==> run a <==
==> flow/design.v (excerpt) <==
module uart_top (
	input 		clk,    
	input 		rst_n,
	input 		uart_rx,
	output		uart_tx
);
export LEC_CHECK = 0
export CAP_MARGIN = 20
export CELL_PAD_IN_SITES_DETAIL_PLACEMENT = 2
export CORE_ASPECT_RATIO = 1.18
export CORE_MARGIN = 2
export CORE_UTILIZATION = 34
export CTS_CLUSTER_DIAMETER = 130
export CTS_CLUSTER_SIZE = 40
export GPL_ROUTABILITY_DRIVEN = 0
export PLACE_DENSITY_LB_ADDON = 0.06
export SETUP_SLACK_MARGIN = 0.82
export SLEW_MARGIN = 10
export TNS_END_PERCENT = 20
create_clock -name core_clock -period 6.52 [get_ports {clk}]
run.sh (not shown) runs the stock make flow with config.mk's settings and CLKGATE_MAP_FILE=.
==> run b: changes against run a <==
Settings changed: CELL_PAD_IN_SITES_DETAIL_PLACEMENT 2 to default, CORE_ASPECT_RATIO 1.18 to default, CORE_UTILIZATION 34 to 65, CTS_CLUSTER_DIAMETER 130 to default, CTS_CLUSTER_SIZE 40 to default, GPL_ROUTABILITY_DRIVEN 0 to default, PLACE_DENSITY_LB_ADDON 0.06 to default, SETUP_SLACK_MARGIN 0.82 to 4.89, SLEW_MARGIN 10 to 20, TNS_END_PERCENT 20 to default.
==> flow/constraint.sdc (replaced) <==
create_clock -name core_clock -period 20.0 [get_ports {clk}]
set_input_delay 4.0000 -clock core_clock [delete_from_list [all_inputs] [get_ports {clk}]]
set_output_delay 4.0000 -clock core_clock [all_outputs]
set_load 0.01 [all_outputs]
==> run c: changes against run a <==
Settings changed: CELL_PAD_IN_SITES_DETAIL_PLACEMENT 2 to default, CORE_ASPECT_RATIO 1.18 to default, CORE_UTILIZATION 34 to 72, CTS_CLUSTER_DIAMETER 130 to 400, CTS_CLUSTER_SIZE 40 to 10, GPL_ROUTABILITY_DRIVEN 0 to default, PLACE_DENSITY from default to 0.37, PLACE_DENSITY_LB_ADDON 0.06 to default, SETUP_SLACK_MARGIN 0.82 to 0.92, SLEW_MARGIN 10 to 20, TNS_END_PERCENT 20 to default.
==> flow/constraint.sdc (replaced) <==
create_clock -name core_clock -period 3.12 [get_ports {clk}]
set_input_delay 0.6240 -clock core_clock [delete_from_list [all_inputs] [get_ports {clk}]]
set_output_delay 0.6240 -clock core_clock [all_outputs]
set_load 0.01 [all_outputs]
==> results <==
item                                                                       run b                   run a                                 run c
Die Ht                                                                   95.9 um                  142 um                               91.3 um
Clk network pwr share                                                      24.6%                   30.9%                                 25.6%
Peak fanout along the critical path                                           39                      30                                     5
Run status                                              timing/DRC/antenna clean  timing/DRC/antenna clean              timing/DRC/antenna clean
Pre-CTS setup slack                                                     14.14 ns                 2.73 ns                              0.662 ns
Sequential Power                                                        0.277 mW                0.856 mW                               1.78 mW
Signal buffers share of area                                              0.913%                  0.879%                                 1.92%
Launch instance of the worst min-delay path               send_data[0]$_DFFE_PP_  send_data[5]$_DFFE_PP_                send_data[2]$_DFFE_PP_
RR Endpoint                                  uart_tx_m0.clk_cnt[10]$_SDFFE_PN0P_  send_data[3]$_DFFE_PP_  uart_tx_m0.send_cnt[0]$_SDFFCE_PN0P_
Register cell area after layout                                       2500 sq um              2500 sq um                            2510 sq um
Standby leakage power                                                    2.05 nW                 2.08 nW                               2.11 nW
Setup skew after layout                                                0.0149 ns              0.00941 ns                             0.0156 ns
DIE WIDTH                                                                95.9 um                  121 um                               91.3 um
Internal power component                                                0.356 mW                 1.20 mW                               2.36 mW
Detail Placement HPWL                                                    6940 um                10000 um                               6980 um
Vias after detailed routing                                                 4053                    4161                                  4153
Routed wl met3                                                            262 um                  146 um                                326 um
Final wirelength                                                         9750 um                13600 um                              10100 um
Comb area share                                                            48.8%                   47.0%                                 48.4%


==> lagoon: inputs <==
Starting RTL as in the previous note.
==> flow/config.mk <==
export PLATFORM = sky130hd
export DESIGN_NAME = uart_top
export DESIGN_NICKNAME = uart_top
export VERILOG_FILES = /design/flow/design.v
export SDC_FILE = /design/flow/constraint.sdc
export NUM_CORES = 4
export LEC_CHECK = 0
export ABC_AREA = 1
export CAP_MARGIN = 20
export CORE_MARGIN = 2
export CORE_UTILIZATION = 66
export CTS_CLUSTER_SIZE = 48
export MIN_ROUTING_LAYER = met1
export PLACE_DENSITY_LB_ADDON = 0.11
export SETUP_SLACK_MARGIN = 0.34
export SLEW_MARGIN = 20
==> flow/constraint.sdc <==
create_clock -name core_clock -period 3.2 [get_ports {clk}]
set_input_delay 0.6400 -clock core_clock [delete_from_list [all_inputs] [get_ports {clk}]]
set_output_delay 0.6400 -clock core_clock [all_outputs]
set_load 0.01 [all_outputs]
==> inputs of delta, as changes to lagoon <==
- ABC_AREA: 1 -> not set
- CORE_UTILIZATION: 66 -> 43
- CTS_CLUSTER_DIAMETER: not set -> 168
- CTS_CLUSTER_SIZE: 48 -> 98
- MIN_ROUTING_LAYER: met1 -> not set
- PLACE_DENSITY: not set -> 0.49
- PLACE_DENSITY_LB_ADDON: 0.11 -> not set
- SETUP_SLACK_MARGIN: 0.34 -> not set
- TNS_END_PERCENT: not set -> 100
==> flow/constraint.sdc (replaced) <==
create_clock -name core_clock -period 20.0 [get_ports {clk}]
set_input_delay 4.0000 -clock core_clock [delete_from_list [all_inputs] [get_ports {clk}]]
set_output_delay 4.0000 -clock core_clock [all_outputs]
set_load 0.01 [all_outputs]
==> inputs of quartz, as changes to lagoon <==
- ABC_AREA: 1 -> not set
- CORE_UTILIZATION: 66 -> 72
- CTS_CLUSTER_SIZE: 48 -> not set
- MIN_ROUTING_LAYER: met1 -> not set
- PLACE_DENSITY_LB_ADDON: 0.11 -> not set
- SETUP_SLACK_MARGIN: 0.34 -> not set
==> flow/constraint.sdc (replaced) <==
create_clock -name core_clock -period 10.3 [get_ports {clk}]
set_input_delay 2.0600 -clock core_clock [delete_from_list [all_inputs] [get_ports {clk}]]
set_output_delay 2.0600 -clock core_clock [all_outputs]
set_load 0.01 [all_outputs]
==> comparison table <==
quantity                                                                           delta                   lagoon                   quartz
Routed WL per cell                                                               13.8 um                  13.3 um                  14.3 um
Fa+ha+maj area frac                                                               0.0520                   0.0461                   0.0520
Number of inserted filler cells in the final layout                                 1243                      735                      507
DRT Wirelength                                                                   10.6 mm                  12.0 mm                  9.91 mm
Mux area share                                                                    0.0344                  0.00168                   0.0344
Skew final                                                                    0.00956 ns                0.0141 ns                0.0144 ns
Worst-case setup margin in the final layout                                     14.30 ns                  1.15 ns                  6.70 ns
DP HPWL                                                                          7.55 mm                  9.27 mm                  7.15 mm
Number of DRC markers in iteration 0                                                 159                      252                      240
Area of the die                                                                13700 um2                 9820 um2                 8340 um2
Largest voltage drop on the vdd net                                            0.0355 mV                 0.355 mV                0.0937 mV
Number of cell instances after yosys synthesis                                       594                      774                      594
Chip height                                                                       117 um                  99.1 um                  91.3 um
Number of buffer and inverter stages on the critical path                              3                        1                        2
Width of the die                                                                  117 um                  99.1 um                  91.3 um
Std-Cell Core Area                                                             12500 um2                 8760 um2                 7330 um2
Flop share of the area                                                             0.421                    0.397                    0.434
Post-Synth XOR/XNOR Area                                                          0.0941                   0.0423                   0.0941
Status                                                           complete, no violations  complete, no violations  complete, no violations
Proportion of netlist area held by the largest area contributor                    0.292                    0.268                    0.292


==> trial 58 <==
uart_top again, from the RTL that the note above started with.
// uart_top
module uart_top (
	input 		clk,    
	input 		rst_n,
	input 		uart_rx,
	output		uart_tx
);
make LEC_CHECK=0 CAP_MARGIN=20 CELL_PAD_IN_SITES_DETAIL_PLACEMENT=0 CORE_ASPECT_RATIO=1.12 CORE_MARGIN=2 CORE_UTILIZATION=72 CTS_CLUSTER_DIAMETER=121 CTS_CLUSTER_SIZE=97 PLACE_DENSITY_LB_ADDON=0.21 SETUP_SLACK_MARGIN=0.92 SLEW_MARGIN=40 TNS_END_PERCENT=80 finish   # period 3.12 ns
==> trial 82: changes against trial 58 <==
==> flow/config.mk (replaced) <==
export PLATFORM = sky130hd
export DESIGN_NAME = uart_top
export DESIGN_NICKNAME = uart_top
export VERILOG_FILES = /design/flow/design.v
export SDC_FILE = /design/flow/constraint.sdc
export NUM_CORES = 4
export LEC_CHECK = 0
export CAP_MARGIN = 20
export CORE_ASPECT_RATIO = 0.69
export CORE_MARGIN = 2
export CORE_UTILIZATION = 72
export CTS_CLUSTER_DIAMETER = 400
export CTS_CLUSTER_SIZE = 10
export PLACE_DENSITY_LB_ADDON = 0.12
export SETUP_SLACK_MARGIN = 0.92
export SLEW_MARGIN = 20
==> trial 68: changes against trial 58 <==
==> flow/config.mk (replaced) <==
export PLATFORM = sky130hd
export DESIGN_NAME = uart_top
export DESIGN_NICKNAME = uart_top
export VERILOG_FILES = /design/flow/design.v
export SDC_FILE = /design/flow/constraint.sdc
export NUM_CORES = 4
export LEC_CHECK = 0
export CAP_MARGIN = 20
export CORE_MARGIN = 2
export CORE_UTILIZATION = 72
export CTS_CLUSTER_DIAMETER = 104
export PLACE_DENSITY_LB_ADDON = 0.15
export SETUP_SLACK_MARGIN = 0.93
export SLEW_MARGIN = 20
==> trial 14: changes against trial 58 <==
==> flow/config.mk (replaced) <==
export PLATFORM = sky130hd
export DESIGN_NAME = uart_top
export DESIGN_NICKNAME = uart_top
export VERILOG_FILES = /design/flow/design.v
export SDC_FILE = /design/flow/constraint.sdc
export NUM_CORES = 4
export LEC_CHECK = 0
export CAP_MARGIN = 20
export CELL_PAD_IN_SITES_DETAIL_PLACEMENT = 0
export CORE_ASPECT_RATIO = 0.91
export CORE_MARGIN = 2
export CORE_UTILIZATION = 72
export CTS_CLUSTER_DIAMETER = 198
export CTS_CLUSTER_SIZE = 20
export GPL_ROUTABILITY_DRIVEN = 0
export PLACE_DENSITY = 0.39
export SETUP_SLACK_MARGIN = 0.93
export SLEW_MARGIN = 10
export TNS_END_PERCENT = 80
==> qor summary <==
Worst ir drop on vdd: trial 58 300 µV; trial 68 374 µV; trial 14 336 µV; trial 82 396 µV
Power consumed by the clock network: trial 58 785 µW; trial 68 853 µW; trial 14 793 µW; trial 82 843 µW
Run status: trial 58 complete, no violations; trial 68 complete, no violations; trial 14 complete, no violations; trial 82 complete, no violations
Post-layout instance count excluding filler cells: trial 58 683; trial 68 696; trial 14 698; trial 82 697
Vias in the first global route: trial 58 3,958; trial 68 3,970; trial 14 3,775; trial 82 4,016
Buffering overhead: trial 58 1.68%; trial 68 1.66%; trial 14 2.23%; trial 82 1.88%
Sequential cell area: trial 58 2510 µm²; trial 68 2510 µm²; trial 14 2510 µm²; trial 82 2510 µm²
Clk tree area frac: trial 58 3.10%; trial 68 3.60%; trial 14 3.06%; trial 82 3.20%
Seq. pwr: trial 58 1780 µW; trial 68 1780 µW; trial 14 1790 µW; trial 82 1780 µW
Power share of the combinational group: trial 58 20.7%; trial 68 20.0%; trial 14 21.6%; trial 82 21.7%
Critical path's largest stage delay: trial 58 0.44 ns; trial 68 0.47 ns; trial 14 0.52 ns; trial 82 0.56 ns
Wire length of the first global-routing pass: trial 58 17,200 µm; trial 68 17,500 µm; trial 14 17,200 µm; trial 82 19,200 µm
DR WL met3: trial 58 448 µm; trial 68 443 µm; trial 14 396 µm; trial 82 845 µm
Largest net degree at the start of global routing: trial 58 33; trial 68 33; trial 14 40; trial 82 33
Total leakage power: trial 58 0.00209 µW; trial 68 0.00211 µW; trial 14 0.00211 µW; trial 82 0.00210 µW
OpenROAD warnings: trial 58 41; trial 68 39; trial 14 42; trial 82 40
Maximum clock skew at final layout: trial 58 0.0149 ns; trial 68 0.00910 ns; trial 14 0.0101 ns; trial 82 0.00604 ns
Crit path launch: trial 58 wait_cnt[0]; trial 68 uart_tx_m0.clk_cnt[0]; trial 14 uart_tx_m0.clk_cnt[1]; trial 82 uart_rx_m0.clk_cnt[6]
Routed wire length: trial 58 10,100 µm; trial 68 10,200 µm; trial 14 10,600 µm; trial 82 11,700 µm
Flop share of the area: trial 58 43.2%; trial 68 42.7%; trial 14 42.6%; trial 82 42.8%
Area of combinational cells with multiple inputs: trial 58 2830 µm²; trial 68 2840 µm²; trial 14 2860 µm²; trial 82 2850 µm²
Power and IR drop assume default switching activity.
